[design.v]
`timescale 1ns / 1ps
module atomik_delta_acc #(
    parameter DELTA_WIDTH = 64       
)(
    input  wire                     clk,             
    input  wire                     rst_n,           
    input  wire [DELTA_WIDTH-1:0]   delta_in,        
    input  wire                     delta_valid,     
    input  wire [DELTA_WIDTH-1:0]   initial_state_in,    
    input  wire                     load_initial,        
    output wire [DELTA_WIDTH-1:0]   initial_state_out,       
    output wire [DELTA_WIDTH-1:0]   delta_accumulator_out,   
    output wire                     accumulator_zero     
);
    reg [DELTA_WIDTH-1:0] initial_state;
    reg [DELTA_WIDTH-1:0] delta_accumulator;
    always @(posedge clk or negedge rst_n) begin
        if (!rst_n) begin
            initial_state     <= {DELTA_WIDTH{1'b0}};
            delta_accumulator <= {DELTA_WIDTH{1'b0}};
        end
        else begin
            if (load_initial) begin
                initial_state     <= initial_state_in;
                delta_accumulator <= {DELTA_WIDTH{1'b0}};   
            end
            if (delta_valid) begin
                delta_accumulator <= delta_accumulator ^ delta_in;
            end
        end
    end
    assign initial_state_out     = initial_state;
    assign delta_accumulator_out = delta_accumulator;
    assign accumulator_zero = ~(|delta_accumulator);
endmodule
`timescale 1ns / 1ps
module atomik_parallel_acc #(
    parameter DELTA_WIDTH = 64,      
    parameter N_BANKS     = 4,       
    parameter BANK_SEL_W  = (N_BANKS > 1) ? $clog2(N_BANKS) : 1   
)(
    input  wire                              clk,
    input  wire                              rst_n,
    input  wire [DELTA_WIDTH-1:0]            delta_in,
    input  wire                              delta_valid,
    input  wire [N_BANKS*DELTA_WIDTH-1:0]    delta_parallel_in,
    input  wire [N_BANKS-1:0]                delta_parallel_valid,
    input  wire                              parallel_mode,
    input  wire [DELTA_WIDTH-1:0]            initial_state_in,
    input  wire                              load_initial,
    output wire [DELTA_WIDTH-1:0]            current_state,
    output wire [DELTA_WIDTH-1:0]            merged_accumulator,
    output wire                              accumulator_zero,
    output wire [BANK_SEL_W-1:0]             current_bank,
    output wire [N_BANKS-1:0]                bank_active
);
    reg [DELTA_WIDTH-1:0] initial_state  ;
    reg [BANK_SEL_W-1:0] bank_sel;
    always @(posedge clk or negedge rst_n) begin
        if (!rst_n) begin
            initial_state <= {DELTA_WIDTH{1'b0}};
        end
        else if (load_initial) begin
            initial_state <= initial_state_in;
        end
    end
    always @(posedge clk or negedge rst_n) begin
        if (!rst_n) begin
            bank_sel <= {BANK_SEL_W{1'b0}};
        end
        else if (load_initial) begin
            bank_sel <= {BANK_SEL_W{1'b0}};
        end
        else if (!parallel_mode && delta_valid) begin
            if (bank_sel == N_BANKS - 1)
                bank_sel <= {BANK_SEL_W{1'b0}};
            else
                bank_sel <= bank_sel + 1'b1;
        end
    end
    wire [N_BANKS-1:0] bank_delta_valid;
    wire [DELTA_WIDTH-1:0] bank_delta_in [0:N_BANKS-1];
    genvar gi;
    generate
        for (gi = 0; gi < N_BANKS; gi = gi + 1) begin : bank_input_mux
            assign bank_delta_valid[gi] = parallel_mode
                ? delta_parallel_valid[gi]
                : (delta_valid && (bank_sel == gi));
            assign bank_delta_in[gi] = parallel_mode
                ? delta_parallel_in[(gi+1)*DELTA_WIDTH-1 -: DELTA_WIDTH]
                : delta_in;
        end
    endgenerate
    wire [DELTA_WIDTH-1:0] bank_acc [0:N_BANKS-1];
    generate
        for (gi = 0; gi < N_BANKS; gi = gi + 1) begin : banks
            atomik_delta_acc #(
                .DELTA_WIDTH(DELTA_WIDTH)
            ) u_bank (
                .clk                  (clk),
                .rst_n                (rst_n),
                .delta_in             (bank_delta_in[gi]),
                .delta_valid          (bank_delta_valid[gi]),
                .initial_state_in     ({DELTA_WIDTH{1'b0}}),
                .load_initial         (load_initial),
                .initial_state_out    (),   
                .delta_accumulator_out(bank_acc[gi]),
                .accumulator_zero     ()    
            );
        end
    endgenerate
    wire [DELTA_WIDTH-1:0] merge_node [0:2*N_BANKS-2];
    generate
        for (gi = 0; gi < N_BANKS; gi = gi + 1) begin : merge_leaf
            assign merge_node[gi] = bank_acc[gi];
        end
        for (gi = 0; gi < N_BANKS - 1; gi = gi + 1) begin : merge_inner
            assign merge_node[N_BANKS + gi] = merge_node[2*gi] ^ merge_node[2*gi + 1];
        end
    endgenerate
    wire [DELTA_WIDTH-1:0] merged_acc_comb  ;
    assign merged_acc_comb = merge_node[2*N_BANKS - 2];
    wire [DELTA_WIDTH-1:0] state_recon  ;
    assign state_recon        = initial_state ^ merged_acc_comb;
    assign current_state      = state_recon;
    assign merged_accumulator = merged_acc_comb;
    assign accumulator_zero   = ~(|merged_acc_comb);
    assign current_bank = bank_sel;
    assign bank_active  = bank_delta_valid;
endmodule
module atomik_top_parallel #(
    parameter integer SYS_CLK_HZ = 94_500_000,
    parameter integer BAUD_RATE  = 115200,
    parameter integer N_BANKS    = 4
)(
    input  wire       sys_clk,
    input  wire       sys_rst_n,
    input  wire       uart_rx,
    output wire       uart_tx,
    output wire [5:0] led
);
    wire clk_int;
    wire pll_lock;
    assign clk_int  = sys_clk;
    assign pll_lock = 1'b1;
    reg [15:0] por_cnt;
    always @(posedge sys_clk or negedge sys_rst_n) begin
        if (!sys_rst_n)
            por_cnt <= 16'd0;
        else if (por_cnt != 16'hFFFF)
            por_cnt <= por_cnt + 16'd1;
    end
    wire por_done = (por_cnt == 16'hFFFF);
    reg [2:0] rst_sync;
    always @(posedge clk_int or negedge sys_rst_n) begin
        if (!sys_rst_n)
            rst_sync <= 3'b000;
        else
            rst_sync <= {rst_sync[1:0], (por_done & pll_lock)};
    end
    wire internal_rst_n = rst_sync[2];
    reg [23:0] heartbeat_cnt;
    always @(posedge clk_int or negedge internal_rst_n) begin
        if (!internal_rst_n)
            heartbeat_cnt <= 24'd0;
        else
            heartbeat_cnt <= heartbeat_cnt + 24'd1;
    end
    localparam integer BAUD_DIV = SYS_CLK_HZ / BAUD_RATE;
    localparam integer HALF_BIT = BAUD_DIV / 2;
    reg [15:0] rx_baud_cnt;
    reg [3:0]  rx_bit_cnt;
    reg [7:0]  rx_shift;
    reg [7:0]  rx_data;
    reg        rx_valid;
    reg [1:0]  rx_state;
    reg [2:0]  rx_sync;
    wire rx_pin = rx_sync[2];
    always @(posedge clk_int or negedge internal_rst_n) begin
        if (!internal_rst_n)
            rx_sync <= 3'b111;
        else
            rx_sync <= {rx_sync[1:0], uart_rx};
    end
    localparam RX_IDLE  = 2'd0;
    localparam RX_START = 2'd1;
    localparam RX_DATA  = 2'd2;
    localparam RX_STOP  = 2'd3;
    always @(posedge clk_int or negedge internal_rst_n) begin
        if (!internal_rst_n) begin
            rx_state    <= RX_IDLE;
            rx_baud_cnt <= 16'd0;
            rx_bit_cnt  <= 4'd0;
            rx_shift    <= 8'd0;
            rx_data     <= 8'd0;
            rx_valid    <= 1'b0;
        end else begin
            rx_valid <= 1'b0;
            case (rx_state)
                RX_IDLE: begin
                    if (!rx_pin) begin
                        rx_state    <= RX_START;
                        rx_baud_cnt <= 16'd0;
                    end
                end
                RX_START: begin
                    if (rx_baud_cnt == HALF_BIT[15:0]) begin
                        if (!rx_pin) begin
                            rx_state    <= RX_DATA;
                            rx_baud_cnt <= 16'd0;
                            rx_bit_cnt  <= 4'd0;
                        end else begin
                            rx_state <= RX_IDLE;
                        end
                    end else begin
                        rx_baud_cnt <= rx_baud_cnt + 16'd1;
                    end
                end
                RX_DATA: begin
                    if (rx_baud_cnt == BAUD_DIV[15:0] - 1) begin
                        rx_baud_cnt <= 16'd0;
                        rx_shift    <= {rx_pin, rx_shift[7:1]};
                        if (rx_bit_cnt == 4'd7)
                            rx_state <= RX_STOP;
                        else
                            rx_bit_cnt <= rx_bit_cnt + 4'd1;
                    end else begin
                        rx_baud_cnt <= rx_baud_cnt + 16'd1;
                    end
                end
                RX_STOP: begin
                    if (rx_baud_cnt == BAUD_DIV[15:0] - 1) begin
                        rx_data  <= rx_shift;
                        rx_valid <= 1'b1;
                        rx_state <= RX_IDLE;
                    end else begin
                        rx_baud_cnt <= rx_baud_cnt + 16'd1;
                    end
                end
            endcase
        end
    end
    reg [15:0] tx_baud_cnt;
    reg [3:0]  tx_bit_cnt;
    reg [7:0]  tx_shift;
    reg        tx_busy;
    reg        tx_out;
    reg        tx_start;
    reg [7:0]  tx_data;
    assign uart_tx = tx_out;
    always @(posedge clk_int or negedge internal_rst_n) begin
        if (!internal_rst_n) begin
            tx_baud_cnt <= 16'd0;
            tx_bit_cnt  <= 4'd0;
            tx_shift    <= 8'hFF;
            tx_busy     <= 1'b0;
            tx_out      <= 1'b1;
        end else begin
            if (!tx_busy && tx_start) begin
                tx_shift    <= tx_data;
                tx_busy     <= 1'b1;
                tx_bit_cnt  <= 4'd0;
                tx_baud_cnt <= 16'd0;
                tx_out      <= 1'b0;
            end else if (tx_busy) begin
                if (tx_baud_cnt == BAUD_DIV[15:0] - 1) begin
                    tx_baud_cnt <= 16'd0;
                    tx_bit_cnt  <= tx_bit_cnt + 4'd1;
                    case (tx_bit_cnt)
                        4'd0, 4'd1, 4'd2, 4'd3, 4'd4, 4'd5, 4'd6, 4'd7: begin
                            tx_out   <= tx_shift[0];
                            tx_shift <= {1'b1, tx_shift[7:1]};
                        end
                        4'd8: tx_out <= 1'b1;
                        4'd9: begin
                            tx_busy <= 1'b0;
                            tx_out  <= 1'b1;
                        end
                        default: begin
                            tx_busy <= 1'b0;
                            tx_out  <= 1'b1;
                        end
                    endcase
                end else begin
                    tx_baud_cnt <= tx_baud_cnt + 16'd1;
                end
            end
        end
    end
    reg         par_delta_valid;
    reg  [63:0] par_delta_in;
    reg         par_load_initial;
    reg  [63:0] par_initial_state_in;
    wire [63:0] par_current_state;
    wire [63:0] par_merged_acc;
    wire        par_acc_zero;
    atomik_parallel_acc #(
        .DELTA_WIDTH (64),
        .N_BANKS     (N_BANKS)
    ) u_parallel_acc (
        .clk                  (clk_int),
        .rst_n                (internal_rst_n),
        .delta_in             (par_delta_in),
        .delta_valid          (par_delta_valid),
        .delta_parallel_in    ({N_BANKS*64{1'b0}}),
        .delta_parallel_valid ({N_BANKS{1'b0}}),
        .parallel_mode        (1'b0),    
        .initial_state_in     (par_initial_state_in),
        .load_initial         (par_load_initial),
        .current_state        (par_current_state),
        .merged_accumulator   (par_merged_acc),
        .accumulator_zero     (par_acc_zero),
        .current_bank         (),
        .bank_active          ()
    );
    localparam CMD_IDLE      = 4'd0;
    localparam CMD_LOAD      = 4'd1;
    localparam CMD_ACCUM     = 4'd2;
    localparam CMD_READ      = 4'd3;
    localparam CMD_READ_WAIT = 4'd4;
    localparam CMD_STATUS    = 4'd5;
    localparam CMD_TX_START  = 4'd7;
    localparam CMD_TX_WAIT   = 4'd8;
    localparam CMD_TX_DONE   = 4'd9;
    reg [3:0]  cmd_state;
    reg [3:0]  byte_cnt;
    reg [63:0] cmd_buffer;
    reg [63:0] tx_buffer;
    reg [3:0]  tx_byte_cnt;
    reg [3:0]  tx_bytes_total;
    reg        cmd_active;
    always @(posedge clk_int or negedge internal_rst_n) begin
        if (!internal_rst_n) begin
            cmd_state            <= CMD_IDLE;
            byte_cnt             <= 4'd0;
            cmd_buffer           <= 64'd0;
            tx_buffer            <= 64'd0;
            tx_byte_cnt          <= 4'd0;
            tx_bytes_total       <= 4'd0;
            tx_start             <= 1'b0;
            tx_data              <= 8'd0;
            cmd_active           <= 1'b0;
            par_delta_valid      <= 1'b0;
            par_delta_in         <= 64'd0;
            par_load_initial     <= 1'b0;
            par_initial_state_in <= 64'd0;
        end else begin
            tx_start         <= 1'b0;
            par_delta_valid  <= 1'b0;
            par_load_initial <= 1'b0;
            case (cmd_state)
                CMD_IDLE: begin
                    cmd_active <= 1'b0;
                    if (rx_valid) begin
                        case (rx_data)
                            8'h4C: begin   
                                cmd_state  <= CMD_LOAD;
                                byte_cnt   <= 4'd0;
                                cmd_buffer <= 64'd0;
                                cmd_active <= 1'b1;
                            end
                            8'h41: begin   
                                cmd_state  <= CMD_ACCUM;
                                byte_cnt   <= 4'd0;
                                cmd_buffer <= 64'd0;
                                cmd_active <= 1'b1;
                            end
                            8'h52: begin   
                                cmd_state  <= CMD_READ;
                                cmd_active <= 1'b1;
                            end
                            8'h53: begin   
                                cmd_state  <= CMD_STATUS;
                                cmd_active <= 1'b1;
                            end
                            default: ;
                        endcase
                    end
                end
                CMD_LOAD: begin
                    if (rx_valid) begin
                        cmd_buffer <= {cmd_buffer[55:0], rx_data};
                        if (byte_cnt == 4'd7) begin
                            par_initial_state_in <= {cmd_buffer[55:0], rx_data};
                            par_load_initial     <= 1'b1;
                            cmd_state            <= CMD_IDLE;
                            cmd_active           <= 1'b0;
                        end else begin
                            byte_cnt <= byte_cnt + 4'd1;
                        end
                    end
                end
                CMD_ACCUM: begin
                    if (rx_valid) begin
                        cmd_buffer <= {cmd_buffer[55:0], rx_data};
                        if (byte_cnt == 4'd7) begin
                            par_delta_in    <= {cmd_buffer[55:0], rx_data};
                            par_delta_valid <= 1'b1;
                            cmd_state       <= CMD_IDLE;
                            cmd_active      <= 1'b0;
                        end else begin
                            byte_cnt <= byte_cnt + 4'd1;
                        end
                    end
                end
                CMD_READ: begin
                    cmd_state <= CMD_READ_WAIT;
                end
                CMD_READ_WAIT: begin
                    tx_buffer      <= par_current_state;
                    tx_byte_cnt    <= 4'd0;
                    tx_bytes_total <= 4'd8;
                    cmd_state      <= CMD_TX_START;
                end
                CMD_STATUS: begin
                    tx_buffer      <= {par_acc_zero, 63'd0};
                    tx_byte_cnt    <= 4'd0;
                    tx_bytes_total <= 4'd1;
                    cmd_state      <= CMD_TX_START;
                end
                CMD_TX_START: begin
                    if (tx_byte_cnt < tx_bytes_total) begin
                        tx_data     <= tx_buffer[63:56];
                        tx_buffer   <= {tx_buffer[55:0], 8'd0};
                        tx_start    <= 1'b1;
                        tx_byte_cnt <= tx_byte_cnt + 4'd1;
                        cmd_state   <= CMD_TX_WAIT;
                    end else begin
                        cmd_state <= CMD_IDLE;
                    end
                end
                CMD_TX_WAIT: begin
                    if (tx_busy)
                        cmd_state <= CMD_TX_DONE;
                end
                CMD_TX_DONE: begin
                    if (!tx_busy) begin
                        if (tx_byte_cnt < tx_bytes_total)
                            cmd_state <= CMD_TX_START;
                        else
                            cmd_state <= CMD_IDLE;
                    end
                end
                default: cmd_state <= CMD_IDLE;
            endcase
        end
    end
    reg [19:0] rx_activity;
    always @(posedge clk_int or negedge internal_rst_n) begin
        if (!internal_rst_n)
            rx_activity <= 20'd0;
        else if (rx_valid)
            rx_activity <= 20'hFFFFF;
        else if (rx_activity != 20'd0)
            rx_activity <= rx_activity - 20'd1;
    end
    assign led[5] = ~pll_lock;
    assign led[4] = ~heartbeat_cnt[23];
    assign led[3] = ~cmd_active;
    assign led[2] = ~par_acc_zero;
    assign led[1] = ~tx_busy;
    assign led[0] = ~(rx_activity != 20'd0);
endmodule
[run.sh]
#!/bin/bash
# the make line also repeats each setting of config.mk as NAME=value (left out here)
make -C /OpenROAD-flow-scripts/flow DESIGN_CONFIG=/design/flow/config.mk WORK_HOME=/design/flow/orfs CLKGATE_MAP_FILE= finish
[config.mk]
export PLATFORM = sky130hd
export DESIGN_NAME = atomik_top_parallel
export DESIGN_NICKNAME = atomik_top_parallel
export VERILOG_FILES = /design/flow/design.v
export SDC_FILE = /design/flow/constraint.sdc
export NUM_CORES = 4
export LEC_CHECK = 0
export ABC_AREA = 0
export CAP_MARGIN = 20
export CELL_PAD_IN_SITES_GLOBAL_PLACEMENT = 0
export CORE_MARGIN = 2
export CORE_UTILIZATION = 36
export CTS_CLUSTER_DIAMETER = 149
export GPL_TIMING_DRIVEN = 1
export MIN_ROUTING_LAYER = met1
export PLACE_DENSITY_LB_ADDON = 0.23
export SLEW_MARGIN = 25
[constraint.sdc]
create_clock -name core_clock -period 7.12 [get_ports {sys_clk}]
set_input_delay 1.4240 -clock core_clock [delete_from_list [all_inputs] [get_ports {sys_clk}]]
set_output_delay 1.4240 -clock core_clock [all_outputs]
set_load 0.01 [all_outputs]
==> job_summary.md, run 1 <==
### Yosys + OpenROAD results

| Metric | Value |
|---|---|
| Number of H-tree levels | 3 |
| Top cells, area | dfrtp_1, o21ai_0, nand2_1 |
| Main flop type | dfrtp_1 |
| Comb. pwr | ~0.0034 mW |
| Largest net degree at the start of global routing | 172 |
| Wire length per cell | 19.0 µm |
| CP Buf/Inv Count | 1 |
| Final count of pins violating max slew | 0 |
| CP max-delay cell | clkdlybuf4s50_1 |
| Logic pwr share | 0% |
| Fmax | 194 MHz |
| Int Power | 7.11 mW |
| Part of the power in registers | 47.2% |
| Initial antenna violation count | 0 |
| Crit path capture | led[2] |
| Sink Count | approximately 740 |
| TritonRoute pass-1 iters | 5 |
| Ao+oa area frac | 12.9% |
| Post-place setup slack | 2710 ps |
| # IOs | 10 |
| Pleak | 16.3 nW |
| Post-synthesis share of cell area spent on xor and xnor gates | under 10% |
| Clock net power | 4.71 mW |
| GRT overflow | 0 |
| Final ANT Viol Nets | 0 |
| Startpoint type of the worst setup path | register |
| Critical path endpoint category | output pin |
| OpenROAD warning count | around 46 |
| Max Cap Violations | 0 |
| Die Height | 311 µm |
| Cell Rows | 112 |
| Clock Pin Slew Worst Setup and Hold Paths | approximately 60 ps |
| Uppermost layer routed | met4 |
| Cell type with the largest total area | dfrtp_1 |
| Rel. slew slack | about 33% |
| Sw power | 1.80 mW |
| Adder share | 0.700% |
| Worst-Margin Slew | roughly 1000 ps |
| Synth Seq Share | 54.4% |
| Cells along the critical path | xor2_1 > xnor2_1 > or4_1 > nor4_1 > nand4_1 > clkdlybuf4s50_1 |
| Crit-path leading delay family | simple AND/OR/NAND/NOR gates |
| Post-route clock period utilization | between 70% and 80% |
| Die area | 96800 µm² |
| Root buf cell | clkbuf_16 |
| IO buf count | 8 |
| Worst EP arrival | roughly 3700 ps |
| Stages on worst setup path | 6 |
| Count leader, synth | nand2_1 |
| Routed met2 length | 40.7 mm |
| Syn_nets | between 3000 and 4000 |
| Top cells by count | nand2_1, dfrtp_1, o21ai_0 |
| P_seq | 4.20 mW |
| Synth Instances | about 3500 |
| Synth Area in Simple Gates | roughly 14% |
| Final min period | 5150 ps |
| Top Consumer | the clock network |
| Worst clock skew | 26.7 ps |
| Synth Cell Area | between 30000 and 40000 µm² |
| Area delta synth->final | 12.3% |
| Cell count in the Yosys report | around 3500 |
| Vias/cell | 5.16 |
| Syn. warnings | 3 |
| Area leader share | 53.3% |
| Syn Area/Cell | ~9.8 µm² |
| CTS resizes | 0 |
| First-pass GRT wire length | 142 mm |
| Tot Pwr | approximately 9 mW |
| Metal3 WL | roughly 4.1 mm |
| Flop2flop setup slack | approximately 3400 ps |
| Worst path max stage delay | around 630 ps |
| Clk latency late pin | 640 ps |
| RR Startpoint | tx_byte_cnt[2] |
| NumNets Final | 3381 |
| Setup TNS | 0 ps |
| Crit Reg-Reg Endpoint | tx_buffer[9] |
| Required time of the critical path | 5700 ps |
| Die width | 311 µm |
| Cell count after placement | roughly 4500 |
| Drt drc | 0 |
| Via count | ~24000 |
| Post-CTS Hold Buffers | 0 |
| GPL Wtd Cong | 0.736 |
| Initial drt markers | 2082 |
| Post-CTS setup buffers | 0 |
| Crit Path Class | reg -> out |
| Dpl hpwl | 50.7 mm |
| Clk buf depth | 3 |
| CTS buffer count | 86 |
| Distinct cells, synth | 74 |
| Core ar. | 93500 µm² |
| Sw frac | roughly a fifth |
| #FFs+latches synth | 738 |
| Final hold vios | 0 |
| Worst VDD drop | roughly 130 µV |
| Max FO, Critical Path | 3 |
| Status | complete, no violations |
| Post-synth EDFFs | 0 |
| Finish-stage setup viols | 0 |
| Vias in the first global route | ~24000 |
| Wl on met1 | 43.0 mm |
| Synth async-reset ratio | ~100% |
| Yosys Chip Area | about 34000 µm² |
| TritonCTS clock tree | yes |
| Area fraction in mux cells | 6.99% |
| Worst setup margin | 1970 ps |
| Dominant comb cell | simple AND/OR/NAND/NOR gates |
| Power per cell area | 234 nW/µm² |
| RSZ-0062 raised after global routing | false |
| R2R cell count | 9 |
| Fill cells | 9020 |
| Non-Filler Instances | 4686 |
| WL final | 89.2 mm |
| GR Util All Layers | 18.5% |
| Initial Util | between 30% and 40% |
| HP Class | reg -> async |
| Clock share of power | a little over half |
## stage by stage
stage          area [µm²]  hold slack (ps)  utilization [%]
2_1_floorplan       34000              331                -
3_3_place_gp        35000              184             37.5
3_5_place_dp        35000              185             37.5
4_1_cts             38100              190             40.8
5_1_grt             38100              198             40.8
6_report            38100              173             40.8
## area by class of cell
| cell class | count | area, µm² | share of cell area [%] |
|---|---|---|---|
| Antenna cell | 1 | 2.50 | 0.00656 |
| Multi-Input combinational cell | 2453 | 14500 | 37.9 |
| Timing Repair Buffer | 43 | 417 | 1.09 |
| Inverter | 37 | 139 | 0.364 |
| Clock inverter | 31 | 439 | 1.15 |
| Clock buffer | 129 | 2620 | 6.87 |
| Tap cell | 1254 | 1570 | 4.11 |
| Sequential cell | 738 | 18500 | 48.5 |
## per-layer routing
metal,GRT usage (%),vias up
met1,26.9,12100
met2,29.3,456
met5,0,-
met4,4.63,0
met3,2.39,101
li1,-,11500
==> run 2, diff against run 1 <==
ABC_AREA = unset   (was 0)
CELL_PAD_IN_SITES_DETAIL_PLACEMENT = 2   (was unset)
CELL_PAD_IN_SITES_GLOBAL_PLACEMENT = 1   (was 0)
CORE_UTILIZATION = 19   (was 36)
CTS_CLUSTER_DIAMETER = 121   (was 149)
GPL_ROUTABILITY_DRIVEN = 0   (was unset)
GPL_TIMING_DRIVEN = unset   (was 1)
HOLD_SLACK_MARGIN = -0.04   (was unset)
MAX_ROUTING_LAYER = met4   (was unset)
MIN_ROUTING_LAYER = met2   (was met1)
PLACE_DENSITY_LB_ADDON = unset   (was 0.23)
SLEW_MARGIN = 20   (was 25)
clock period = 4.53 ns   (was 7.12 ns; I/O delays follow)
==> run 2 against run 1 <==
Against the previous run: still clean on timing, DRC and antenna; critical endpoint unchanged; cell area grew 4.3%; synthesized area is the same; largest power group unchanged; sequential power grew 57%; setup slack lost 1900 ps.
==> job_summary.md, run 2 <==
### Yosys + OpenROAD results

| Metric | Value |
|---|---|
| # IOs | 10 |
| Dominant comb cell | simple AND/OR/NAND/NOR gates |
| OpenROAD warning count | 38 |
| Critical path endpoint category | output pin |
| Post-route cell area | around 40000 µm² |
| Tot Pwr | 14.5 mW |
| Logic pwr share | 0% |
| Final min period | between 4000 and 5000 ps |
| Post-synth EDFFs | 0 |
| Rel. slew slack | 22.2% |
| CP Buf/Inv Count | 3 |
| Cell count in the Yosys report | around 3500 |
| Int Power | 11.3 mW |
| Core ar. | 178000 µm² |
| RR Startpoint | tx_byte_cnt[0] |
| Syn. warnings | 3 |
| Distinct cells, synth | 74 |
| Area leader share | 53.3% |
| Ao+oa area frac | 12.9% |
| Top cells, area | dfrtp_1, o21ai_0, nand2_1 |
| Metal3 WL | 46.2 mm |
| Vias/cell | between 5 and 6 |
| Area fraction in mux cells | 6.99% |
| Power per cell area | between 300 and 400 nW/µm² |
| RSZ-0062 raised after global routing | false |
| HP Class | reg -> reg |
| Synth Seq Share | 54.4% |
| Area delta synth->final | 17.2% |
| Worst setup margin | 120 ps |
| Top cells by count | nand2_1, dfrtp_1, o21ai_0 |
| Initial drt markers | 4262 |
| Wire length per cell | 19.2 µm |
| Finish-stage setup viols | 0 |
| Final hold vios | 0 |
| R2R cell count | 10 |
| Routed met2 length | between 50 and 60 mm |
| Hold endpoint | rst_sync[1] |
| Dpl hpwl | approximately 64 mm |
| Crit path capture | led[2] |
| Cell Rows | 155 |
| Die Height | about 430 µm |
| Main flop type | dfrtp_1 |
| Syn_nets | 3490 |
| IO buf count | 8 |
| Synth Area in Simple Gates | 13.8% |
| Final count of pins violating max slew | 0 |
| WL final | 112 mm |
| Clock Pin Slew Worst Setup and Hold Paths | 60 ps |
| Hold path startpoint | rst_sync[0] |
| Pleak | 16.4 nW |
| Root buf cell | clkbuf_16 |
| Synth Instances | 3468 |
| Synth Cell Area | 34000 µm² |
| Initial antenna violation count | 0 |
| WHS | 346 ps |
| Crit Path Class | reg -> out |
| Max Cap Violations | 0 |
| Post-synthesis share of cell area spent on xor and xnor gates | 7.97% |
| Post-place setup slack | 488 ps |
| Wl on met1 | 0 µm |
| GR Util All Layers | 19.3% |
| Max FO, Critical Path | 3 |
| First-pass GRT wire length | roughly 180 mm |
| NumNets Final | 3400 |
| Worst VDD drop | 254 µV |
| Die area | 182000 µm² |
| Startpoint type of the worst setup path | register |
| Flop2flop setup slack | 1340 ps |
| Sw frac | 21.7% |
| Syn Area/Cell | 9.79 µm² |
| Worst-Margin Slew | 1170 ps |
| Worst clock skew | 20.9 ps |
| Cell type with the largest total area | dfrtp_1 |
| Non-Filler Instances | 5804 |
| Adder share | less than 1% |
| TritonRoute pass-1 iters | 6 |
| Setup TNS | 0 ps |
| Fmax | 227 MHz |
| Hold path cells | 0 |
| Initial Util | between 10% and 20% |
| Largest net degree at the start of global routing | between 100 and 150 |
| Status | complete, no violations |
| Synth async-reset ratio | 100% |
| Part of the power in registers | 45.7% |
| Die width | around 430 µm |
| Post-route clock period utilization | 97.4% |
| Via count | around 35000 |
| Count leader, synth | nand2_1 |
| Vias in the first global route | approximately 42000 |
| Number of H-tree levels | 3 |
| Yosys Chip Area | around 34000 µm² |
| Comb. pwr | approximately 0.0055 mW |
| Sink Count | 738 |
| Final ANT Viol Nets | 0 |
| Crit-path leading delay family | buffers and inverters |
| #FFs+latches synth | 738 |
| Top Consumer | the clock network |
| Stages on worst setup path | 8 |
| P_seq | about 6.6 mW |
| Crit Reg-Reg Endpoint | tx_buffer[20] |
| Sw power | 3.14 mW |
| Drt drc | 0 |
| CTS buffer count | 85 |
| CP max-delay cell | xnor2_1 |
| Required time of the critical path | around 3600 ps |
| Cell count after placement | 5644 |
| Final core utilization | 22.4% |
| GRT overflow | 0 |
| Clk latency late pin | 700 ps |
| Worst path max stage delay | 520 ps |
| Worst EP arrival | ~3500 ps |
| Clock net power | 7.85 mW |
| Uppermost layer routed | met4 |
| Post-CTS Hold Buffers | 0 |
| Cells along the critical path | xnor2_1 > xnor2_1 > nand4_1 > nor4_1 > buf_4 > nand4_1 > buf_4 > clkdlybuf4s50_1 |
| Placed Area | 36700 µm² |
| Clk buf depth | 3 |
| TritonCTS clock tree | yes |
| Clock share of power | 54.3% |
-- run 2: routing by layer --
metal,global-route usage [%],vias to the layer above
li1,-,11400
met3,25.1,691
met1,-,12400
met5,-,-
met4,3.92,0
met2,22.0,10300
-- run 2: repair_timing --
action | CTS | global route
pin swaps | 1 | 0
endpoints found under the setup margin | 1 | 1
buffers inserted | 1 | 0
resized | 1 | 3
-- run 2: final cells by class --
| class | count | area [µm²] |
|---|---|---|
| clock inverter | 40 | 658 |
| tap | 2355 | 2950 |
| multi-input combinational | 2453 | 14500 |
| antenna | 4 | 10.0 |
| fill | 19900 | 138000 |
| sequential | 738 | 18500 |
| inverter | 37 | 139 |
| timing repair buffer | 63 | 634 |
| clock buffer | 114 | 2420 |
==> run 3, diff against run 2 <==
ABC_AREA = 1   (was unset)
CELL_PAD_IN_SITES_DETAIL_PLACEMENT = unset   (was 2)
CELL_PAD_IN_SITES_GLOBAL_PLACEMENT = unset   (was 1)
CORE_UTILIZATION = 72   (was 19)
CTS_CLUSTER_DIAMETER = unset   (was 121)
GPL_ROUTABILITY_DRIVEN = unset   (was 0)
HOLD_SLACK_MARGIN = unset   (was -0.04)
MAX_ROUTING_LAYER = unset   (was met4)
MIN_ROUTING_LAYER = unset   (was met2)
PLACE_DENSITY_LB_ADDON = 0.04   (was unset)
SETUP_SLACK_MARGIN = -0.49   (was unset)
clock period = 7.32 ns   (was 4.53 ns; I/O delays follow)
==> run 3 against run 2 <==
Against the previous run: final cell count shrank 8.0%; clock-buffer cell count grew 2; clock power shrank about 50%; sequential share of layout area grew 0.23 points; utilization grew 57 points; critical endpoint unchanged; register-to-register slack gained 2700 ps; hold slack gained 9.7 ps; total power shrank 44%; routed wire length shrank 21%; clock skew grew 1.0 ps; first-iteration DRC count shrank 31%; non-clock buffer count shrank 27.
==> job_summary.md, run 3 <==
### Yosys + OpenROAD results

| Metric | Value |
|---|---|
| Status | complete, no violations |
| IO buf count | 8 |
| GRT overflow | 0 |
| Post-CTS Hold Buffers | 0 |
| Worst VDD drop | 229 µV |
| Synth Cell Area | 36500 µm² |
| Final hold vios | 0 |
| Power per cell area | 203 nW/µm² |
| #FFs+latches synth | 738 |
| TritonCTS clock tree | yes |
| Clock Pin Slew Worst Setup and Hold Paths | around 60 ps |
| Top Consumer | registers |
| Die area | roughly 53000 µm² |
| CTS resizes | 0 |
| Final count of pins violating max slew | 0 |
| Tot Pwr | 8.05 mW |
| Logic pwr share | 0% |
| WL final | 88.8 mm |
| Via count | approximately 31000 |
| Fill cells | 3484 |
| GR Util All Layers | between 30 and 40% |
| Number of H-tree levels | 3 |
| Clk latency late pin | ~630 ps |
| Part of the power in registers | 50.8% |
| Rel. slew slack | 31.3% |
| Crit-path leading delay family | simple AND/OR/NAND/NOR gates |
| Sw power | 1.64 mW |
| Post-synth EDFFs | 0 |
| Initial Util | between 70 and 80% |
| Comb. pwr | 0.00384 mW |
| Cell type with the largest total area | dfrtp_1 |
| Non-Filler Instances | 5341 |
| CTS buffer count | 77 |
| Post-route cell area | 39600 µm² |
| Synth Area in Simple Gates | 26.3% |
| Clock share of power | 49.2% |
| Final ANT Viol Nets | 0 |
| Synth async-reset ratio | 100% |
| Critical path endpoint category | output pin |
| R2R cell count | 11 |
| Distinct cells, synth | 47 |
| Cell count after placement | 5201 |
| Int Power | approximately 6.4 mW |
| Clock net power | around 4.0 mW |
| Crit Path Class | reg -> out |
| Drt drc | 0 |
| Top cells by count | nand2_1, dfrtp_1, inv_1 |
| Dpl hpwl | 53.5 mm |
| Synth Seq Share | 50.6% |
| Final min period | 4420 ps |
| GPL Wtd Cong | 0.898 |
| Worst clock skew | 21.9 ps |
| Worst setup margin | 2900 ps |
| Initial drt markers | 2928 |
| # diodes | 0 |
| Area leader share | around half |
| Fmax | 226 MHz |
| TritonRoute pass-1 iters | 6 |
| Hold path startpoint | rst_sync[0] |
| OpenROAD warning count | 36 |
| Cell count in the Yosys report | 4636 |
| Stages on worst setup path | 11 |
| Adder share | 0.651% |
| CP max-delay cell | clkdlybuf4s50_1 |
| Max Cap Violations | 0 |
| Count leader, synth | nand2_1 |
| Clk buf depth | 3 |
| Cells along the critical path | inv_1 > nand2_1 > nand4_1 > nand2_1 > nor2_1 > nand2_1 > nor2_1 > nand2_1 > nor2_1 > nand2_1 > clkdlybuf4s50_1 |
| Syn Area/Cell | 7.88 µm² |
| Sw frac | 20.3% |
| Area delta synth->final | 8.44% |
| Setup TNS | 0 ps |
| Required time of the critical path | 5860 ps |
| Worst-Margin Slew | 1030 ps |
| Placed Area | around 37000 µm² |
| Root buf cell | clkbuf_16 |
| Startpoint type of the worst setup path | register |
| Post-CTS setup buffers | 0 |
| Hold endpoint | rst_sync[1] |
| Main flop type | dfrtp_1 |
| Syn. warnings | 3 |
| Final core utilization | 79.1% |
| Yosys Chip Area | around 37000 µm² |
| Wire length per cell | 16.6 µm |
| Top cell by count, worst path | nand2_1 |
| Vias/cell | 5.77 |
| Initial antenna violation count | 0 |
| WHS | between 300 and 400 ps |
| Post-synthesis share of cell area spent on xor and xnor gates | 4.20% |
| CP Buf/Inv Count | 2 |
| P_seq | slightly above 4 mW |
| Core ar. | 50100 µm² |
| Die Height | around 230 µm |
| Worst EP arrival | 2960 ps |
| Dominant comb cell | simple AND/OR/NAND/NOR gates |
| Post-place setup slack | 3650 ps |
| RSZ-0062 raised after global routing | false |
| Crit path capture | led[2] |
| Max FO, Critical Path | 3 |
| Crit Reg-Reg Endpoint | tx_byte_cnt[3] |
| NumNets Final | 4630 |
| Hold path cells | 0 |
| Worst path max stage delay | 510 ps |
| Ao+oa area frac | 10.7% |
| Pleak | 20.0 nW |
| Synth Instances | 4636 |
| RR Startpoint | tx_byte_cnt[3] |
| Die width | 229 µm |
| Cell Rows | between 80 and 90 |
| HP Class | reg -> reg |
| # IOs | 10 |
| Syn_nets | 4658 |
| Top cells, area | dfrtp_1, nand2_1, o21ai_0 |
| Sink Count | 738 |
| Post-route clock period utilization | ~60% |
| Finish-stage setup viols | 0 |
| Largest net degree at the start of global routing | 160 |
| Area fraction in mux cells | 0% |
| Vias in the first global route | roughly 30000 |
| Flop2flop setup slack | between 4000 and 5000 ps |
| First-pass GRT wire length | 147 mm |
run 3: area by class of cell:
class	count	area (µm²)	share of cell area (%)
Clock inverter	24	292	0.736
Sequential cell	738	18500	46.7
Multi-Input combinational cell	3199	15300	38.7
Tap cell	672	841	2.12
Clock buffer	116	2270	5.73
Timing Repair Buffer	36	303	0.764
Inverter	556	2100	5.30
run 3: per-layer routing:
layer	track usage, %	share of wire [%]	routed length [µm]
met5	0	0	0
met4	12.0	3.1	2760
met3	4.93	7.0	6180
met2	56.3	48	42500
met1	47.8	42	37400
==> run 4, diff against run 3 <==
PLACE_DENSITY = 0.6   (was unset)
PLACE_DENSITY_LB_ADDON = unset   (was 0.04)
SETUP_SLACK_MARGIN = 0.78   (was -0.49)
clock period = 3.27 ns   (was 7.32 ns; I/O delays follow)
==> run 4 against run 3 <==
Against the previous run: still clean; cell area is 2.8% higher; die size stayed put; non-clock buffer count is 57 higher; total power is 130% higher; final cell count is 1.0% higher; sequential power is 120% higher; global-route usage is 0.99 points higher; synthesized cell count stayed put; critical path type unchanged.
==> job_summary.md, run 4 <==
### Yosys + OpenROAD results

| Metric | Value |
|---|---|
| TritonRoute pass-1 iters | 6 |
| Stages on worst setup path | 12 |
| Syn Area/Cell | 7.88 µm² |
| Part of the power in registers | between 40 and 50% |
| Adder share | less than 1% |
| Crit-path leading delay family | simple AND/OR/NAND/NOR gates |
| Post-route clock period utilization | 90.9% |
| Die Height | 229 µm |
| Dpl hpwl | 55.3 mm |
| Cells along the critical path | inv_1 > nand2_1 > nand2_1 > nand3_2 > nand2_4 > nor2_4 > nand2_1 > nor2_2 > nand2_2 > nor2_4 > nand2_2 > buf_6 |
| Synth async-reset ratio | 100% |
| Sink Count | 738 |
| Max FO, Critical Path | 3 |
| Area fraction in mux cells | 0% |
| Synth Area in Simple Gates | between 20% and 30% |
| GRT overflow | 0 |
| CP Buf/Inv Count | 2 |
| Wl on met1 | approximately 38 mm |
| Clock share of power | 50.7% |
| Clk latency late pin | 610 ps |
| Clock net power | 9.43 mW |
| Finish-stage setup viols | 0 |
| TritonCTS clock tree | yes |
| Power per cell area | 456 nW/µm² |
| CP max-delay cell | dfrtp_1 |
| Post-CTS Hold Buffers | 0 |
| Final min period | 2970 ps |
| Initial Util | 72.9% |
| Final count of pins violating max slew | 0 |
| Worst path max stage delay | around 380 ps |
| Root buf cell | clkbuf_16 |
| Clk buf depth | 3 |
| OpenROAD warning count | 41 |
| Tot Pwr | 18.6 mW |
| R2R cell count | 9 |
| Hold path cells | 0 |
| Logic area | ~16000 µm² |
| Synth Cell Area | 36500 µm² |
| Number of H-tree levels | 3 |
| Worst VDD drop | 469 µV |
| Status | complete, no violations |
| IO buf count | 8 |
| Routed met2 length | 43.7 mm |
| Required time of the critical path | 2620 ps |
| Crit Reg-Reg Endpoint | par_initial_state_in[22] |
| NumNets Final | 4685 |
| First-pass GRT wire length | 151 mm |
| Register Area | 18500 µm² |
| Post-route cell area | 40700 µm² |
| CTS buffer count | 75 |
| Dominant comb cell | simple AND/OR/NAND/NOR gates |
| Core ar. | 50100 µm² |
| Initial antenna violation count | 0 |
| Distinct cells, synth | between 40 and 50 |
| RR Startpoint | byte_cnt[0] |
| Pleak | 20.6 nW |
| WL final | 91.5 mm |
| Die area | approximately 53000 µm² |
| Logic pwr share | 0% |
| Drt drc | 0 |
| Top Consumer | the clock network |
| Startpoint type of the worst setup path | register |
| Metal3 WL | 6.50 mm |
| Synth Instances | 4636 |
| # diodes | 0 |
| Worst clock skew | between 15 and 20 ps |
| HP Class | reg -> reg |
| Fmax | about 340 MHz |
| Final core utilization | 81.3% |
| GPL Wtd Cong | 0.904 |
| Cell type with the largest total area | dfrtp_1 |
| Area delta synth->final | 11.5% |
| Crit Path Class | reg -> out |
| Flop2flop setup slack | 980 ps |
| Ao+oa area frac | 10.7% |
| P_seq | between 9 and 10 mW |
| Main flop type | dfrtp_1 |
| Initial drt markers | 3126 |
| Syn. warnings | 3 |
| Max Cap Violations | 0 |
| Final ANT Viol Nets | 0 |
| Int Power | 14.9 mW |
| Worst-Margin Slew | 984 ps |
| Largest net degree at the start of global routing | around 100 |
| Via count | about 31000 |
| Sw power | 3.65 mW |
| Wire length per cell | about 17 µm |
| Uppermost layer routed | met4 |
| Critical path endpoint category | output pin |
| RSZ-0062 raised after global routing | true |
| Syn_nets | 4658 |
| Area leader share | 49.6% |
| Clock Pin Slew Worst Setup and Hold Paths | 60 ps |
| Comb. pwr | 0.00841 mW |
| Die width | 229 µm |
| Vias in the first global route | approximately 30000 |
| Top cells, area | dfrtp_1, nand2_1, o21ai_0 |
| Hold path startpoint | rst_sync[1] |
| Cell count in the Yosys report | 4636 |
| Rel. slew slack | 34.4% |
| Post-synthesis share of cell area spent on xor and xnor gates | approximately 4.2% |
| Worst EP arrival | roughly 2300 ps |
| Post-synth EDFFs | 0 |
| Count leader, synth | nand2_1 |
| Fill cells | 3278 |
| Placed Area | approximately 37000 µm² |
| Yosys Chip Area | 36500 µm² |
| # IOs | 10 |
| Top cells by count | nand2_1, dfrtp_1, inv_1 |
| #FFs+latches synth | 738 |
| Vias/cell | 5.82 |
| Synth Seq Share | 50.6% |
| Crit path capture | led[2] |
| Top cell by count, worst path | nand2_1 |
| Setup TNS | 0 ps |
| Sw frac | roughly 20% |
| Final hold vios | 0 |
| GR Util All Layers | 35.5% |
| Hold endpoint | rst_sync[2] |
| Cell Rows | 82 |
[run 4: what timing repair did]
action,4_1_cts,5_1_grt
gates resized,71,55
setup buffers,26,11
gates cloned,0,0
endpoints found under the setup margin,37,47
pin swaps,31,20
[run 4: area by class of cell]
class,instances,area share (%)
clock buffers,110,5.69
well taps,672,2.07
multi-input cells,3199,38.2
repair buffers,93,2.42
flip-flops and latches,738,45.4
clock inverters,28,1.04
inverters,556,5.18
[run 4: metrics by stage]
stage	hold slack (ps)	cells	worst slack (ps)
floorplan	331	4636	-3680
global placement	333	5221	444
detailed placement	336	5221	418
CTS	340	5385	402
global route	345	5396	211
finish	335	5396	296
[run 4: layer usage]
metal  global-route usage (%)  vias up
li1                         -    14800
met1                     48.4    15100
met2                     57.8     1247
met3                     5.34      268
met4                     14.0        0
met5                        0        -
==> run 5, diff against run 4 <==
CAP_MARGIN = 15   (was 20)
CELL_PAD_IN_SITES_DETAIL_PLACEMENT = 0   (was unset)
CORE_ASPECT_RATIO = 0.88   (was unset)
CTS_CLUSTER_DIAMETER = 29   (was unset)
CTS_CLUSTER_SIZE = 80   (was unset)
GPL_ROUTABILITY_DRIVEN = 1   (was unset)
PLACE_DENSITY = 0.35   (was 0.6)
SETUP_SLACK_MARGIN = 0.77   (was 0.78)
SLEW_MARGIN = 5   (was 20)
clock period = 3.17 ns   (was 3.27 ns; I/O delays follow)
==> run 5 against run 4 <==
Against the previous run: still clean; critical path depth increased by 2; sequential power increased by 3.5%; routed wire length increased by 8.8%; via count increased by 4.0%; sequential cell count unchanged; setup slack got worse by 220 ps; critical endpoint unchanged.
==> job_summary.md, run 5 <==
### Yosys + OpenROAD results

| Metric | Value |
|---|---|
| Status | complete, no violations |
| Clock net power | between 15 and 20 mW |
| OpenROAD warning count | 39 |
| Fill cells | 2739 |
| Final ANT Viol Nets | 0 |
| First-pass GRT wire length | approximately 160 mm |
| GPL Wtd Cong | ~0.88 |
| # diodes | 0 |
| Crit Path Class | reg -> out |
| Critical path endpoint category | output pin |
| Flop2flop setup slack | between 600 and 700 ps |
| Clk buf depth | 3 |
| Synth Seq Share | between 50% and 60% |
| Final count of pins violating max slew | 0 |
| Rel. slew slack | about a third |
| P_seq | 9.46 mW |
| CP Buf/Inv Count | 4 |
| Distinct cells, synth | between 40 and 50 |
| CTS buffer count | 148 |
| Stages on worst setup path | 14 |
| Sw frac | 21.0% |
| Area delta synth->final | 18.7% |
| Clock share of power | 62.5% |
| Cell type with the largest total area | dfrtp_1 |
| NumNets Final | 4775 |
| Adder share | 0.651% |
| Logic pwr share | 0% |
| Dpl hpwl | about 56 mm |
| Part of the power in registers | 37.4% |
| IO buf count | 8 |
| TritonRoute pass-1 iters | 6 |
| Clock Pin Slew Worst Setup and Hold Paths | approximately 50 ps |
| Yosys Chip Area | 36500 µm² |
| Required time of the critical path | 2540 ps |
| Number of H-tree levels | 4 |
| Cells along the critical path | inv_2 > nand2_2 > nand2_2 > inv_2 > nand2_2 > nand2_2 > nor2_2 > nand2_1 > nor2_2 > nand2_2 > nor2_2 > buf_6 > nand2_4 > buf_6 |
| Area leader share | 49.6% |
| Synth Cell Area | 36500 µm² |
| Comb. pwr | 0.00893 mW |
| Syn_nets | 4658 |
| Drt drc | 0 |
| Die area | 52500 µm² |
| Max FO, Critical Path | 3 |
| Syn Area/Cell | 7.88 µm² |
| Post-synthesis share of cell area spent on xor and xnor gates | 4.20% |
| Post-synth EDFFs | 0 |
| GRT overflow | 0 |
| Hold path startpoint | cmd_state[7] |
| RSZ-0062 raised after global routing | true |
| Root buf cell | clkbuf_16 |
| Via count | 32700 |
| Crit-path leading delay family | simple AND/OR/NAND/NOR gates |
| Crit path capture | led[2] |
| Final min period | 3090 ps |
| RR Startpoint | rx_activity[0] |
| Cell count in the Yosys report | roughly 4600 |
| # IOs | 10 |
| Top cells by count | nand2_1, dfrtp_1, inv_1 |
| Max Cap Violations | 0 |
| Clk latency late pin | 720 ps |
| Fmax | 323 MHz |
| Power per cell area | 583 nW/µm² |
| WL final | around 100 mm |
| Ao+oa area frac | a little over a tenth |
| GR Util All Layers | 38.4% |
| Die Height | between 200 and 250 µm |
| Largest net degree at the start of global routing | roughly 85 |
| Pleak | 21.8 nW |
| Crit Reg-Reg Endpoint | rx_activity[10] |
| Wire length per cell | approximately 18 µm |
| Worst clock skew | 22.0 ps |
| Main flop type | dfrtp_1 |
| Top Consumer | the clock network |
| Cell Rows | about 77 |
| HP Class | reg -> reg |
| Core ar. | 50200 µm² |
| Worst path max stage delay | 410 ps |
| Dominant comb cell | simple AND/OR/NAND/NOR gates |
| Post-CTS Hold Buffers | 0 |
| Finish-stage setup viols | 0 |
| Initial Util | 72.8% |
| Synth Instances | around 4600 |
| Int Power | 20.0 mW |
| Top cell by count, worst path | nand2_2 |
| TritonCTS clock tree | yes |
| Sink Count | 738 |
| Worst VDD drop | 583 µV |
| Die width | 244 µm |
| Worst setup margin | 77.6 ps |
| Area fraction in mux cells | 0% |
| R2R cell count | 19 |
| Vias/cell | slightly below 6 |
| Worst-Margin Slew | just under 1000 ps |
| Initial drt markers | just over 3000 |
| Hold endpoint | cmd_state[2] |
| Final hold vios | 0 |
| Hold path cells | 0 |
| Synth Area in Simple Gates | 26.3% |
| Post-place setup slack | 299 ps |
| CP max-delay cell | dfrtp_1 |
| Syn. warnings | 3 |
| Placed Area | 37500 µm² |
| Post-route clock period utilization | 97.6% |
| Count leader, synth | nand2_1 |
| Vias in the first global route | 32500 |
| Post-route cell area | 43400 µm² |
| #FFs+latches synth | 738 |
| Worst EP arrival | 2460 ps |
| Startpoint type of the worst setup path | register |
| Sw power | 5.31 mW |
| Synth async-reset ratio | 100% |
| Initial antenna violation count | 0 |
| Top cells, area | dfrtp_1, nand2_1, o21ai_0 |
==> run 5: what timing repair did <==
item,4_1_cts,5_1_grt
setup buffers,30,20
pin swaps,31,31
setup endpoints to repair,46,72
hold endpoints to repair,0,0
gates resized,93,105
==> run 5: area by class of cell <==
class / count / area [µm²] / area share [%]
Multi-Input combinational cell: 3199 / 15700 / 36.2
Clock inverter: 81 / 971 / 2.24
Clock buffer: 191 / 4120 / 9.51
Inverter: 556 / 2120 / 4.89
Timing Repair Buffer: 110 / 1130 / 2.61
Tap cell: 671 / 840 / 1.94
Sequential cell: 738 / 18500 / 42.7
==> run 5: through the flow <==
step                       TNS, ps  total power, mW  cells  hold WS (ps)  utilization, %
final                            0             25.3   5546           343            86.4
after global routing             0             25.8   5546           358            86.4
after CTS                        0             25.3   5526           337            85.6
after detailed placement         0             9.61   5224           339            74.6
after global placement           0             9.61   5224           333            74.6
after floorplan           -2694710             9.61   4636           331               -
==> run 5: layer usage <==
layer	part of all wire, %	vias to the layer above	routed length, µm	global-route usage, %
li1	-	15100	-	-
met1	40	15700	39800	51.9
met2	47	1584	47100	61.3
met3	8.9	309	8910	7.22
met4	3.7	0	3670	16.9
met5	0	-	0	0
==> run 6, diff against run 5 <==
ABC_AREA = unset   (was 1)
CAP_MARGIN = 20   (was 15)
CELL_PAD_IN_SITES_DETAIL_PLACEMENT = unset   (was 0)
CORE_ASPECT_RATIO = unset   (was 0.88)
CORE_UTILIZATION = 64   (was 72)
CTS_CLUSTER_DIAMETER = unset   (was 29)
CTS_CLUSTER_SIZE = unset   (was 80)
GPL_ROUTABILITY_DRIVEN = unset   (was 1)
PLACE_DENSITY = unset   (was 0.35)
SETUP_SLACK_MARGIN = unset   (was 0.77)
SLEW_MARGIN = 20   (was 5)
clock period = 5.15 ns   (was 3.17 ns; I/O delays follow)
==> run 6 against run 5 <==
Against the previous run: critical path type unchanged; register-to-register slack gained 1500 ps; highest routed layer unchanged; still clean; setup slack gained 380 ps; hold slack lost 53 ps; sequential power shrank 39%; non-clock buffer count shrank 63; sequential share of layout area grew 7.2 points.
==> job_summary.md, run 6 <==
### Yosys + OpenROAD results

| Metric | Value |
|---|---|
| Post-route clock period utilization | 91.0% |
| Wire length per cell | roughly 21 µm |
| Worst-Margin Slew | 1000 ps |
| Clk buf depth | 3 |
| Synth Cell Area | about 34000 µm² |
| Root buf cell | clkbuf_16 |
| Drt drc | 0 |
| Status | complete, no violations |
| Clk latency late pin | 620 ps |
| Initial antenna violation count | 0 |
| WL final | 86.2 mm |
| Power per cell area | ~310 nW/µm² |
| GR Util All Layers | 32.3% |
| Crit Path Class | reg -> out |
| Dominant comb cell | simple AND/OR/NAND/NOR gates |
| NumNets Final | 3377 |
| IO buf count | 8 |
| GPL Wtd Cong | between 0.8 and 0.9 |
| CP Buf/Inv Count | 1 |
| #FFs+latches synth | between 700 and 800 |
| Core ar. | between 50000 and 60000 µm² |
| Stages on worst setup path | 6 |
| WHS | ~290 ps |
| GRT overflow | 0 |
| Syn Area/Cell | 9.79 µm² |
| P_seq | a little under 6 mW |
| Main flop type | dfrtp_1 |
| Top cells by count | nand2_1, dfrtp_1, o21ai_0 |
| Final hold vios | 0 |
| Final core utilization | 70.6% |
| # IOs | 10 |
| Tot Pwr | 11.6 mW |
| Synth async-reset ratio | 100% |
| Initial Util | 64.6% |
| Final count of pins violating max slew | 0 |
| Synth Instances | 3468 |
| Die area | approximately 55000 µm² |
| Post-synthesis share of cell area spent on xor and xnor gates | 7.97% |
| Number of H-tree levels | 3 |
| Cell type with the largest total area | dfrtp_1 |
| RR Startpoint | tx_byte_cnt[0] |
| Via count | ~25000 |
| Post-CTS setup buffers | 0 |
| OpenROAD warning count | roughly 47 |
| Die width | roughly 230 µm |
| Largest net degree at the start of global routing | approximately 140 |
| Crit path capture | led[2] |
| Crit Reg-Reg Endpoint | tx_buffer[42] |
| Worst EP arrival | 3660 ps |
| Distinct cells, synth | ~74 |
| Sw frac | 19.8% |
| # diodes | 0 |
| CTS resizes | 0 |
| Worst setup margin | 461 ps |
| Placed Area | 34400 µm² |
| Max Cap Violations | 0 |
| Worst path max stage delay | 790 ps |
| Sink Count | 738 |
| Area fraction in mux cells | under 10% |
| First-pass GRT wire length | 138 mm |
| Pleak | 16.1 nW |
| Post-CTS Hold Buffers | 0 |
| Part of the power in registers | 50.2% |
| Post-place setup slack | around 1300 ps |
| Synth Area in Simple Gates | ~14% |
| Critical path endpoint category | output pin |
| Finish-stage setup viols | 0 |
| Flop2flop setup slack | 2120 ps |
| Vias/cell | 6.15 |
| Clock share of power | 49.8% |
| Count leader, synth | nand2_1 |
| Syn_nets | 3490 |
| Syn. warnings | 3 |
| Cells along the critical path | xor2_1 > xnor2_1 > or4_1 > nor4_1 > nand4_1 > clkdlybuf4s50_1 |
| Area leader share | 53.3% |
| Post-synth EDFFs | 0 |
| Initial drt markers | around 2400 |
| HP Class | reg -> async |
| Die Height | 234 µm |
| CP max-delay cell | nor4_1 |
| Worst VDD drop | 318 µV |
| Dpl hpwl | 51.2 mm |
| Final min period | 4690 ps |
| Logic pwr share | 0% |
| Worst clock skew | 17.4 ps |
| Rel. slew slack | ~33% |
| RSZ-0062 raised after global routing | false |
| Vias in the first global route | between 20000 and 30000 |
| Post-route cell area | roughly 37000 µm² |
| Fmax | 213 MHz |
| TritonCTS clock tree | yes |
| Final ANT Viol Nets | 0 |
| Cell Rows | 84 |
| Startpoint type of the worst setup path | register |
| Cell count in the Yosys report | 3468 |
| Clock Pin Slew Worst Setup and Hold Paths | 60 ps |
| Ao+oa area frac | 12.9% |
| Top Consumer | registers |
| Adder share | less than 1% |
| Comb. pwr | between 0.004 and 0.005 mW |
| CTS buffer count | 78 |
| Area delta synth->final | 9.18% |
| Sw power | ~2.3 mW |
| Crit-path leading delay family | simple AND/OR/NAND/NOR gates |
| Synth Seq Share | a little over half |
| Required time of the critical path | 4120 ps |
| Yosys Chip Area | around 34000 µm² |
| Top cells, area | dfrtp_1, o21ai_0, nand2_1 |
| R2R cell count | 8 |
| TritonRoute pass-1 iters | 5 |
| Max FO, Critical Path | 3 |
| Clock net power | 5.76 mW |
| Int Power | 9.29 mW |
run 6: layout make-up:
cell class                 instances  area (µm²)
clock buffer                     114        2370
clock inverter                    22         269
fill                            3851       15500
inverter                          37         139
multi-input combinational       2453       14500
sequential                       738       18500
tap                              688         861
timing repair buffer              47         485
run 6: metrics by stage:
step                std cells  setup TNS (ps)
CTS                      4099               0
finish                   4099               0
global placement         3962               0
global route             4099               0
floorplan                3468        -1271900
detailed placement       3963               0
run 6: routing by layer:
metal	global-route usage, %	vias to the layer above	part of all wire (%)
li1	-	11400	-
met1	44.7	12800	43
met2	51.8	826	47
met3	5.95	168	7.0
met4	10.5	0	2.4
met5	0	-	0
==> run 7, diff against run 6 <==
CAP_MARGIN = 0   (was 20)
CORE_UTILIZATION = 40   (was 64)
PLACE_DENSITY = 0.6   (was unset)
clock period = 10.2 ns   (was 5.15 ns; I/O delays follow)
==> run 7 against run 6 <==
Against the previous run: largest cell class unchanged; critical path type unchanged; non-clock buffer count is 6 lower; clock-buffer cell count up 7; still clean on timing, DRC and antenna; register-to-register slack gained 4300 ps; total power down 49%.
==> job_summary.md, run 7 <==
### Yosys + OpenROAD results

| Metric | Value |
|---|---|
| Largest net degree at the start of global routing | 181 |
| Crit Path Class | reg -> out |
| Final ANT Viol Nets | 0 |
| GPL Wtd Cong | 0.762 |
| Part of the power in registers | 49.2% |
| Post-route cell area | 37600 µm² |
| Die area | between 80000 and 90000 µm² |
| CTS buffer count | 81 |
| GRT overflow | 0 |
| Clk latency late pin | 630 ps |
| NumNets Final | 3374 |
| Pleak | around 16 nW |
| # diodes | 0 |
| Syn Area/Cell | 9.79 µm² |
| Fmax | 179 MHz |
| CP max-delay cell | clkdlybuf4s50_1 |
| # IOs | 10 |
| Initial antenna violation count | 1 |
| TritonCTS clock tree | yes |
| Die Height | 295 µm |
| WL final | 85.2 mm |
| Main flop type | dfrtp_1 |
| Syn. warnings | 3 |
| Clk buf depth | 3 |
| Required time of the critical path | 8160 ps |
| Initial drt markers | between 1500 and 2000 |
| Post-route clock period utilization | between 50% and 60% |
| Finish-stage setup viols | 0 |
| Worst path max stage delay | 590 ps |
| Top Consumer | the clock network |
| P_seq | 2.93 mW |
| RR Startpoint | tx_byte_cnt[0] |
| Synth async-reset ratio | 100% |
| Adder share | 0.700% |
| Vias in the first global route | 23600 |
| Core ar. | 83800 µm² |
| Initial Util | 40.5% |
| Clock share of power | 50.7% |
| Count leader, synth | nand2_1 |
| Wire length per cell | 18.7 µm |
| IO buf count | 8 |
| Synth Area in Simple Gates | 13.8% |
| Power per cell area | 158 nW/µm² |
| Final count of pins violating max slew | 0 |
| #FFs+latches synth | 738 |
| Max FO, Critical Path | 3 |
| Setup TNS | 0 ps |
| Crit-path leading delay family | simple AND/OR/NAND/NOR gates |
| Post-CTS Hold Buffers | 0 |
| Cell type with the largest total area | dfrtp_1 |
| Final hold vios | 0 |
| Max Cap Violations | 0 |
| Vias/cell | 5.32 |
| Top cells by count | nand2_1, dfrtp_1, o21ai_0 |
| Ao+oa area frac | 12.9% |
| Cell Rows | 106 |
| Dpl hpwl | approximately 48 mm |
| WHS | between 300 and 400 ps |
| Post-synth EDFFs | 0 |
| Met2 GRT Util | just over 30% |
| Crit path capture | led[2] |
| Sink Count | between 700 and 800 |
| Post-synthesis share of cell area spent on xor and xnor gates | 7.97% |
| Drt drc | 0 |
| Logic pwr share | 0% |
| Cell count in the Yosys report | approximately 3500 |
| GR peak layer | met2 |
| CTS resizes | 0 |
| Via count | 24200 |
| Worst EP arrival | ~3600 ps |
| Dominant comb cell | simple AND/OR/NAND/NOR gates |
| Root buf cell | clkbuf_16 |
| HP Class | reg -> reg |
| Flop2flop setup slack | 6380 ps |
| Area delta synth->final | 10.8% |
| Area fraction in mux cells | 6.99% |
| R2R cell count | 10 |
| TritonRoute pass-1 iters | 6 |
| Startpoint type of the worst setup path | register |
| Hold path cells | 0 |
| RSZ-0062 raised after global routing | false |
| Met3 usage | 3.48% |
| Crit Reg-Reg Endpoint | tx_buffer[57] |
| Cells along the critical path | xnor2_1 > xnor2_1 > nand4_1 > nor4_1 > nand4_1 > clkdlybuf4s50_1 |
| Placed Area | 34900 µm² |
| Met1 usage | 28.6% |
| Int Power | approximately 4.7 mW |
| Status | complete, no violations |
| Hold endpoint | rst_sync[2] |
| Rel. slew slack | 21.7% |
| Final min period | 5590 ps |
| Sw power | 1.21 mW |
| Number of H-tree levels | 3 |
| Tot Pwr | 5.95 mW |
| Clock net power | 3.02 mW |
| CP Buf/Inv Count | 1 |
| Synth Seq Share | between 50 and 60% |
| OpenROAD warning count | 38 |
| GR Util All Layers | 19.8% |
| Synth Cell Area | roughly 34000 µm² |
| Top cells, area | dfrtp_1, o21ai_0, nand2_1 |
| Syn_nets | roughly 3500 |
| Die width | 295 µm |
| Worst VDD drop | 122 µV |
| Final core utilization | 44.9% |
| First-pass GRT wire length | 137 mm |
| Area leader share | 53.3% |
| Synth Instances | 3468 |
| Worst-Margin Slew | 1170 ps |
| Post-CTS setup buffers | 0 |
| Hold path startpoint | rst_sync[1] |
| Clock Pin Slew Worst Setup and Hold Paths | 60 ps |
| Worst clock skew | between 20 and 25 ps |
| Comb. pwr | 0.00233 mW |
| Critical path endpoint category | output pin |
| Stages on worst setup path | 6 |
| Distinct cells, synth | 74 |
| Sw frac | between 20% and 30% |
| Yosys Chip Area | 34000 µm² |
[run 7: final cells by class]
class | count | area (µm²)
fill | 7887 | 46200
timing repair buffer | 41 | 353
multi-input combinational | 2453 | 14500
tap | 1134 | 1420
clock buffer | 121 | 2440
sequential | 738 | 18500
clock inverter | 26 | 308
inverter | 37 | 139
[run 7: per-layer routing]
metal  wire length [µm]  share of wire (%)  vias up
li1                   -                  -    11500
met1              40200                 47    12000
met2              38500                 45      552
met3               4580                5.4      125
met4               1900                2.2        0
met5                  0                  0        -
[run 7: stage by stage]
step                cells  setup slack (ps)
floorplan            3468              3250
global placement     4403              5390
detailed placement   4403              5350
CTS                  4550              4660
global route         4550              4580
finish               4550              4610
==> run 8, diff against run 7 <==
ABC_AREA = 1   (was unset)
CAP_MARGIN = 20   (was 0)
CORE_UTILIZATION = 72   (was 40)
CTS_CLUSTER_DIAMETER = 379   (was unset)
CTS_CLUSTER_SIZE = 17   (was unset)
HOLD_SLACK_MARGIN = 0.3   (was unset)
PLACE_DENSITY = 0.38   (was 0.6)
SETUP_SLACK_MARGIN = 0.82   (was unset)
clock period = 3.17 ns   (was 10.2 ns; I/O delays follow)
==> run 8 against run 7 <==
Against the previous run: still clean; non-clock buffer count increased by 66; die size decreased by 40%; global-route usage increased by 14 points; sequential cell count unchanged; via count increased by 27%; synthesized area increased by 7.5%; clock power increased by 100%; hold slack got worse by 3.6 ps; synthesized cell count increased by 34%; critical path type unchanged; critical endpoint unchanged; largest cell class unchanged; largest power group is now registers.
==> job_summary.md, run 8 <==
### Yosys + OpenROAD results

| Metric | Value |
|---|---|
| Via count | just over 30000 |
| # diodes | 0 |
| Core ar. | 50100 µm² |
| Startpoint type of the worst setup path | register |
| Number of H-tree levels | 2 |
| Die width | 229 µm |
| Rel. slew slack | 34.9% |
| Post-synthesis share of cell area spent on xor and xnor gates | 4.20% |
| Syn. warnings | 3 |
| P_seq | around 9.4 mW |
| #FFs+latches synth | 738 |
| Flop2flop setup slack | 660 ps |
| Final min period | 2910 ps |
| RR Startpoint | rx_activity[12] |
| Int Power | 12.4 mW |
| CTS buffer count | 49 |
| Top Consumer | registers |
| Wire length per cell | 16.6 µm |
| Worst VDD drop | 464 µV |
| Yosys Chip Area | 36500 µm² |
| Adder share | less than 1% |
| RSZ-0062 raised after global routing | true |
| Finish-stage setup viols | 0 |
| Clock share of power | approximately 40% |
| Dpl hpwl | 55.7 mm |
| Worst setup margin | about 260 ps |
| Initial antenna violation count | 0 |
| Max FO, Critical Path | 4 |
| Worst-Margin Slew | 977 ps |
| Logic pwr share | less than 1% |
| Initial Util | 72.9% |
| Area leader share | 49.6% |
| Largest net degree at the start of global routing | 94 |
| HP Class | reg -> async |
| Required time of the critical path | 2540 ps |
| Final hold vios | 0 |
| Max Cap Violations | 0 |
| Cell count in the Yosys report | 4636 |
| Sw frac | 20.6% |
| Post-place setup slack | 327 ps |
| Crit-path leading delay family | simple AND/OR/NAND/NOR gates |
| Fill cells | 3587 |
| Cell Rows | about 82 |
| Worst clock skew | 33.0 ps |
| Fmax | 344 MHz |
| Synth Instances | 4636 |
| OpenROAD warning count | 39 |
| NumNets Final | around 4700 |
| Synth async-reset ratio | 100% |
| Post-route clock period utilization | 91.7% |
| Stages on worst setup path | 12 |
| Comb. pwr | about 0.0087 mW |
| Sink Count | 738 |
| Drt drc | 0 |
| Synth Cell Area | about 37000 µm² |
| Clk buf depth | 3 |
| Area fraction in mux cells | 0% |
| Top cells, area | dfrtp_1, nand2_1, o21ai_0 |
| Register Area | 18500 µm² |
| TritonCTS clock tree | yes |
| Part of the power in registers | 60.4% |
| WHS | about 340 ps |
| Final count of pins violating max slew | 0 |
| Synth Seq Share | 50.6% |
| Crit Reg-Reg Endpoint | rx_activity[19] |
| Dominant comb cell | simple AND/OR/NAND/NOR gates |
| Synth Area in Simple Gates | 26.3% |
| Die area | 52500 µm² |
| Root buf cell | clkbuf_16 |
| Power per cell area | 393 nW/µm² |
| TritonRoute pass-1 iters | 5 |
| GRT overflow | 0 |
| First-pass GRT wire length | about 150 mm |
| Status | complete, no violations |
| Worst EP arrival | 2270 ps |
| Syn_nets | 4658 |
| Cells along the critical path | inv_1 > nand2_1 > nand2_1 > nand2_1 > nand2_2 > nor2_1 > nand2_1 > nor2_2 > nand2_2 > nor2_4 > nand2_2 > buf_6 |
| Top cell by count, worst path | nand2_1 |
| Final ANT Viol Nets | 0 |
| Clock net power | around 6.2 mW |
| R2R cell count | 18 |
| Vias/cell | around 5.8 |
| Non-Filler Instances | between 5000 and 6000 |
| Clk latency late pin | 620 ps |
| Area delta synth->final | 8.52% |
| CP Buf/Inv Count | 2 |
| Crit path capture | led[2] |
| CP max-delay cell | dfrtp_1 |
| Syn Area/Cell | between 7 and 8 µm² |
| Vias in the first global route | 29600 |
| Cell type with the largest total area | dfrtp_1 |
| Main flop type | dfrtp_1 |
| Logic area | 15600 µm² |
| GR Util All Layers | 34.3% |
| Post-synth EDFFs | 0 |
| Distinct cells, synth | 47 |
| Sw power | 3.21 mW |
| Clock Pin Slew Worst Setup and Hold Paths | 80 ps |
| IO buf count | 8 |
| Top cells by count | nand2_1, dfrtp_1, inv_1 |
| Crit Path Class | reg -> out |
| Post-CTS Hold Buffers | 0 |
| Critical path endpoint category | output pin |
| WL final | around 90 mm |
| Pleak | between 15 and 20 nW |
| GPL Wtd Cong | a little over 0.9 |
| Ao+oa area frac | about 11% |
| Worst path max stage delay | 400 ps |
| Count leader, synth | nand2_1 |
| Initial drt markers | 2893 |
| Die Height | 229 µm |
| Cell count after placement | 5222 |
| # IOs | 10 |
==> run 8: routing by layer <==
metal | share of wire [%] | GRT usage (%) | vias to the layer above | wire length, µm
met5 | 0 | 0 | - | 0
met3 | 6.4 | 3.86 | 225 | 5720
met2 | 47 | 56.2 | 1088 | 42200
met1 | 43 | 48.5 | 14800 | 38100
li1 | - | - | 14700 | -
met4 | 3.2 | 11.1 | 0 | 2880
==> run 8: cell type report <==
| cell class | count | area share [%] |
|---|---|---|
| Clock inverter | 2 | 0.0505 |
| Timing Repair Buffer | 107 | 2.97 |
| Multi-Input combinational cell | 3199 | 39.4 |
| Sequential cell | 738 | 46.7 |
| Inverter | 556 | 5.39 |
| Clock buffer | 71 | 3.41 |
| Tap cell | 672 | 2.12 |
==> run 8: through the flow <==
stage               power [mW]  setup TNS, ps  cell area [µm²]  utilization (%)
detailed placement        9.61              0            37500             74.9
finish                    15.6              0            39600             79.2
global route              16.0              0            39600             79.2
CTS                       15.6              0            39200             78.4
global placement          9.61              0            37500             74.9
floorplan                 9.61       -2694710            36500                -
==> run 8: what timing repair did <==
action | in CTS | in global routing
resized | 104 | 77
setup buffers | 28 | 21
endpoints found under the setup margin | 46 | 126
gates cloned | 0 | 1
pin swaps | 40 | 29
Power and IR drop assume default switching activity.
